## pokey_advanced
module pokey_advanced (
    input clk,               
    input enable_179mhz,     
    input reset_n,           
    input [3:0] addr,        
    input [7:0] din,         
    input we,                
    output reg audio_pwm     
);
==> flow/config.mk <==
export PLATFORM = sky130hd
export DESIGN_NAME = pokey_advanced
export DESIGN_NICKNAME = pokey_advanced
export VERILOG_FILES = /design/flow/design.v
export SDC_FILE = /design/flow/constraint.sdc
export NUM_CORES = 4
export LEC_CHECK = 0
export ABC_AREA = 1
export CAP_MARGIN = 20
export CORE_MARGIN = 2
export CORE_UTILIZATION = 59
export CTS_CLUSTER_DIAMETER = 387
export CTS_CLUSTER_SIZE = 100
export SLEW_MARGIN = 20
==> flow/constraint.sdc <==
create_clock -name core_clock -period 4.01 [get_ports {clk}]
set_input_delay 0.8020 -clock core_clock [delete_from_list [all_inputs] [get_ports {clk}]]
set_output_delay 0.8020 -clock core_clock [all_outputs]
set_load 0.01 [all_outputs]
run.sh (not shown) runs the stock make flow with config.mk's settings and CLKGATE_MAP_FILE=.
Change:
--- a/flow/config.mk
+++ b/flow/config.mk
@@ -9,6 +9,5 @@
 export CAP_MARGIN = 20
 export CORE_MARGIN = 2
-export CORE_UTILIZATION = 59
-export CTS_CLUSTER_DIAMETER = 387
-export CTS_CLUSTER_SIZE = 100
+export CORE_UTILIZATION = 72
+export PLACE_DENSITY = 0.42
 export SLEW_MARGIN = 20
==> flow/constraint.sdc (replaced) <==
create_clock -name core_clock -period 2.97 [get_ports {clk}]
set_input_delay 0.5940 -clock core_clock [delete_from_list [all_inputs] [get_ports {clk}]]
set_output_delay 0.5940 -clock core_clock [all_outputs]
set_load 0.01 [all_outputs]
The changed run completed, yet does not pass: setup timing.
Worst hold slack hardly moves.
Design area grows by 3.1%.
Final cell count grows by 0.39%.
Routed wire length grows by 8.4%.
Change:
--- a/flow/config.mk
+++ b/flow/config.mk
@@ -6,8 +6,6 @@
 export NUM_CORES = 4
 export LEC_CHECK = 0
-export ABC_AREA = 1
 export CAP_MARGIN = 20
 export CORE_MARGIN = 2
-export CORE_UTILIZATION = 72
-export PLACE_DENSITY = 0.42
+export CORE_UTILIZATION = 40
 export SLEW_MARGIN = 20
==> flow/constraint.sdc (replaced) <==
create_clock -name core_clock -period 6.0 [get_ports {clk}]
set_input_delay 1.2000 -clock core_clock [delete_from_list [all_inputs] [get_ports {clk}]]
set_output_delay 1.2000 -clock core_clock [all_outputs]
set_load 0.01 [all_outputs]
=>
- The changed run went through all stages and came out clean
- critical path depth falls by 1
- area after synthesis shrinks by 5.3%
- die size came out higher by 68%
- hold slack gets better by 0.024 ns
- flip-flop count is unchanged
- global-route usage drops by 16 points
- sequential share of layout area climbs by 3.0 points
- worst setup slack is better by 1.6 ns
Change:
--- a/flow/config.mk
+++ b/flow/config.mk
@@ -8,4 +8,4 @@
 export CAP_MARGIN = 20
 export CORE_MARGIN = 2
-export CORE_UTILIZATION = 40
+export CORE_UTILIZATION = 65
 export SLEW_MARGIN = 20
==> flow/constraint.sdc (replaced) <==
create_clock -name core_clock -period 3.62 [get_ports {clk}]
set_input_delay 0.7240 -clock core_clock [delete_from_list [all_inputs] [get_ports {clk}]]
set_output_delay 0.7240 -clock core_clock [all_outputs]
set_load 0.01 [all_outputs]
Now the flow ran to the end with violations: setup timing.
Register-to-register slack gets worse by 1.6 ns.
Sequential power goes up by well over a third.
Total power rose by well over a third.

========
Setup of main:
Starting RTL as in the previous note.
make LEC_CHECK=0 CAP_MARGIN=20 CORE_MARGIN=2 CORE_UTILIZATION=40 CTS_CLUSTER_DIAMETER=397 CTS_CLUSTER_SIZE=98 SLEW_MARGIN=20 TNS_END_PERCENT=15 finish   # period 6.0 ns
Changes in the feature branch relative to main:
-- flow/config.mk --
<<< main, line 10
export CORE_UTILIZATION = 40
export CTS_CLUSTER_DIAMETER = 397
export CTS_CLUSTER_SIZE = 98
>>> the feature branch, line 10
export CORE_UTILIZATION = 68
export CTS_CLUSTER_DIAMETER = 345
export CTS_CLUSTER_SIZE = 100
<<< main, line 14
export TNS_END_PERCENT = 15
>>> the feature branch, line 14
Results
- Result for main and the feature branch: all clean
- In the floorplan summary, the feature branch is listed with a die area less than that of main.
- The feature branch vs main — amount of wire on met3 after detailed routing climbed by more than half
- The feature branch ends up with a switching portion of total power that is 0.31 points lower than in main.
- Against main, the feature branch reports a final instance area that is lower.
- Relative to main, required time of the critical path increased by 0.03 ns in the feature branch.
- Compared main against the feature branch; fraction of the mapped netlist area in simple logic gates within noise.
- The feature branch against main: placed cell count fell about 9%, minimum period implied by the final worst setup slack rose 0.037 ns.

========
run 1:
Starting RTL as in the previous note.
make LEC_CHECK=0 ABC_AREA=1 CAP_MARGIN=35 CORE_ASPECT_RATIO=1.27 CORE_MARGIN=7 CORE_UTILIZATION=24 CTS_CLUSTER_DIAMETER=246 CTS_CLUSTER_SIZE=94 MAX_ROUTING_LAYER=met5 MIN_ROUTING_LAYER=met1 PLACE_DENSITY_LB_ADDON=0.15 SETUP_SLACK_MARGIN=-0.05 SLEW_MARGIN=20 finish   # period 3.89 ns
The final layout from run 1, which completed every stage, passed the timing, design-rule and antenna checks at the end of the flow.
Modified inputs, run 2 compared to run 1
# run 1
export LEC_CHECK = 0
export ABC_AREA = 1
export CAP_MARGIN = 35
export CORE_ASPECT_RATIO = 1.27
export CORE_MARGIN = 7
export CORE_UTILIZATION = 24
export CTS_CLUSTER_DIAMETER = 246
export CTS_CLUSTER_SIZE = 94
export MAX_ROUTING_LAYER = met5
export MIN_ROUTING_LAYER = met1
export PLACE_DENSITY_LB_ADDON = 0.15
export SETUP_SLACK_MARGIN = -0.05
export SLEW_MARGIN = 20
create_clock -name core_clock -period 3.89 [get_ports {clk}]
# run 2
export LEC_CHECK = 0
export ABC_AREA = 0
export CAP_MARGIN = 35
export CORE_ASPECT_RATIO = 1.27
export CORE_MARGIN = 2
export CORE_UTILIZATION = 68
export MAX_ROUTING_LAYER = met4
export MIN_ROUTING_LAYER = met1
export SLEW_MARGIN = 20
create_clock -name core_clock -period 3.89 [get_ports {clk}]
### Flow results
Run 1: flow completed, timing, DRC and antenna clean. In run 2 the implementation ran to completion but is not tape-out ready, as the final checks report negative setup slack. Largest net degree at the start of global routing: run 1 and run 2 compared, higher one is run 1. In the flow results for run 1 and run 2, the fmax is larger on run 1. Of run 1 and run 2, the lower minimum clock period after layout belongs to run 1. Summary — setup slack, run 2 relative to run 1: lower, by 0.76 ns.
Relative to run 2, the following input files were edited for run 3:
# run 2
export LEC_CHECK = 0
export ABC_AREA = 0
export CAP_MARGIN = 35
export CORE_ASPECT_RATIO = 1.27
export CORE_MARGIN = 2
export CORE_UTILIZATION = 68
export MAX_ROUTING_LAYER = met4
export MIN_ROUTING_LAYER = met1
export SLEW_MARGIN = 20
create_clock -name core_clock -period 3.89 [get_ports {clk}]
# run 3
export LEC_CHECK = 0
export ABC_AREA = 0
export CAP_MARGIN = 35
export CORE_ASPECT_RATIO = 1.27
export CORE_MARGIN = 7
export CORE_UTILIZATION = 27
export CTS_CLUSTER_DIAMETER = 396
export CTS_CLUSTER_SIZE = 94
export MAX_ROUTING_LAYER = met5
export MIN_ROUTING_LAYER = met1
export PLACE_DENSITY_LB_ADDON = 0.15
export SETUP_SLACK_MARGIN = -0.05
export SLEW_MARGIN = 20
create_clock -name core_clock -period 3.89 [get_ports {clk}]
[summary]
- STATUS run=run 3 STAGES=ALL_DONE FINAL_CHECKS=FAILED CAUSE=negative setup slack
- Run 3 vs. run 2: data required time of the critical path flat, number of non-filler instances in the completed layout shows an increase of 253, hold slack went down by 0.0053 ns, clock-buffer cell count saw a decrease, final wirelength went up.
#### Input delta (run 4 over run 3)
# run 3
export LEC_CHECK = 0
export ABC_AREA = 0
export CAP_MARGIN = 35
export CORE_ASPECT_RATIO = 1.27
export CORE_MARGIN = 7
export CORE_UTILIZATION = 27
export CTS_CLUSTER_DIAMETER = 396
export CTS_CLUSTER_SIZE = 94
export MAX_ROUTING_LAYER = met5
export MIN_ROUTING_LAYER = met1
export PLACE_DENSITY_LB_ADDON = 0.15
export SETUP_SLACK_MARGIN = -0.05
export SLEW_MARGIN = 20
create_clock -name core_clock -period 3.89 [get_ports {clk}]
# run 4
export LEC_CHECK = 0
export ABC_AREA = 0
export CAP_MARGIN = 35
export CORE_ASPECT_RATIO = 1.27
export CORE_MARGIN = 2
export CORE_UTILIZATION = 72
export CTS_CLUSTER_DIAMETER = 80
export HOLD_SLACK_MARGIN = -0.08
export MAX_ROUTING_LAYER = met4
export MIN_ROUTING_LAYER = met1
export SLEW_MARGIN = 20
create_clock -name core_clock -period 3.49 [get_ports {clk}]
--- outcome ---
Every stage of run 4 finished as expected; the final checks, on the other hand, flagged negative setup slack, which means the layout fails. Adder-cell area share of the yosys netlist: run 4 vs run 3 identical. Compared with run 3, run 4 shows a lower setup slack after placement. Changes observed in run 4 relative to run 3: total length of routed met2 wires rose by 0.78%; worst hold slack across all endpoints has increased.
## Diff of input files: run 5 against run 4
# run 4
export LEC_CHECK = 0
export ABC_AREA = 0
export CAP_MARGIN = 35
export CORE_ASPECT_RATIO = 1.27
export CORE_MARGIN = 2
export CORE_UTILIZATION = 72
export CTS_CLUSTER_DIAMETER = 80
export HOLD_SLACK_MARGIN = -0.08
export MAX_ROUTING_LAYER = met4
export MIN_ROUTING_LAYER = met1
export SLEW_MARGIN = 20
create_clock -name core_clock -period 3.49 [get_ports {clk}]
# run 5
export LEC_CHECK = 0
export ABC_AREA = 1
export CAP_MARGIN = 20
export CORE_MARGIN = 2
export CORE_UTILIZATION = 72
export PLACE_DENSITY_LB_ADDON = 0.19
export SLEW_MARGIN = 20
create_clock -name core_clock -period 3.62 [get_ports {clk}]
## What came out
Run 5: flow complete, layout not clean; failing: negative setup slack
Compared with run 4, run 5 shows per-cell routed wire length that has gone down by a little under 10%.
fa_2 as the cell at the slowest stage of the critical path was reported by run 5, and dfxtp_4 by run 4.
Area growth from synthesis to layout in run 5 is 1.0 points above run 4.
On transition time at the pin with the least slew margin: run 5 sits above run 4.
Compared with run 4, placement density in the core of run 5 is higher.
Lower number of instances in the synthesized netlist was reported by run 4, not run 5.
Run 5 vs run 4, maximum frequency from static timing analysis went up by 32 MHz.
Combinational power in run 5 vs run 4: up 140%
Compared with run 4, run 5 shows final worst-path cycle share lower by 20 points.
The lower total routed wirelength of run 4 and run 5 is in run 4.
[compare] base=run 4 new=run 5: global-route usage moved up; horizontal die dimension moved up.
diff inputs: run 5 => run 6
# run 5
export LEC_CHECK = 0
export ABC_AREA = 1
export CAP_MARGIN = 20
export CORE_MARGIN = 2
export CORE_UTILIZATION = 72
export PLACE_DENSITY_LB_ADDON = 0.19
export SLEW_MARGIN = 20
create_clock -name core_clock -period 3.62 [get_ports {clk}]
# run 6
export LEC_CHECK = 0
export CAP_MARGIN = 20
export CORE_MARGIN = 2
export CORE_UTILIZATION = 72
export SLEW_MARGIN = 20
create_clock -name core_clock -period 5.2 [get_ports {clk}]
==> comparison <==
- Of run 6 and run 5, run 6 shows the higher critical path depth in cells, with run 5 below it.
- Run 6 vs. run 5: routed length per instance climbed 12%, final-layout worst hold slack climbed 0.029 ns, final cell count dropped 427, slack of the worst reg-to-reg path climbed 0.61 ns, die area dropped 5.1%.
- The final reports for run 6 and run 5 show pin count of the biggest net entering global routing higher in the former.
- Run 6 against run 5; power consumption is down by more than a quarter.
- Compared run 6 vs run 5, and final worst-path cycle share is down in run 6.
- Run 6 | status: complete | timing, DRC, antenna: pass
- Going from run 5 to run 6, cell area after layout shrinks by 7.7%.
- | combined area of the multi-input logic cells | higher: run 5 |
No activity file was given, so power comes from the tool's default toggle rates.
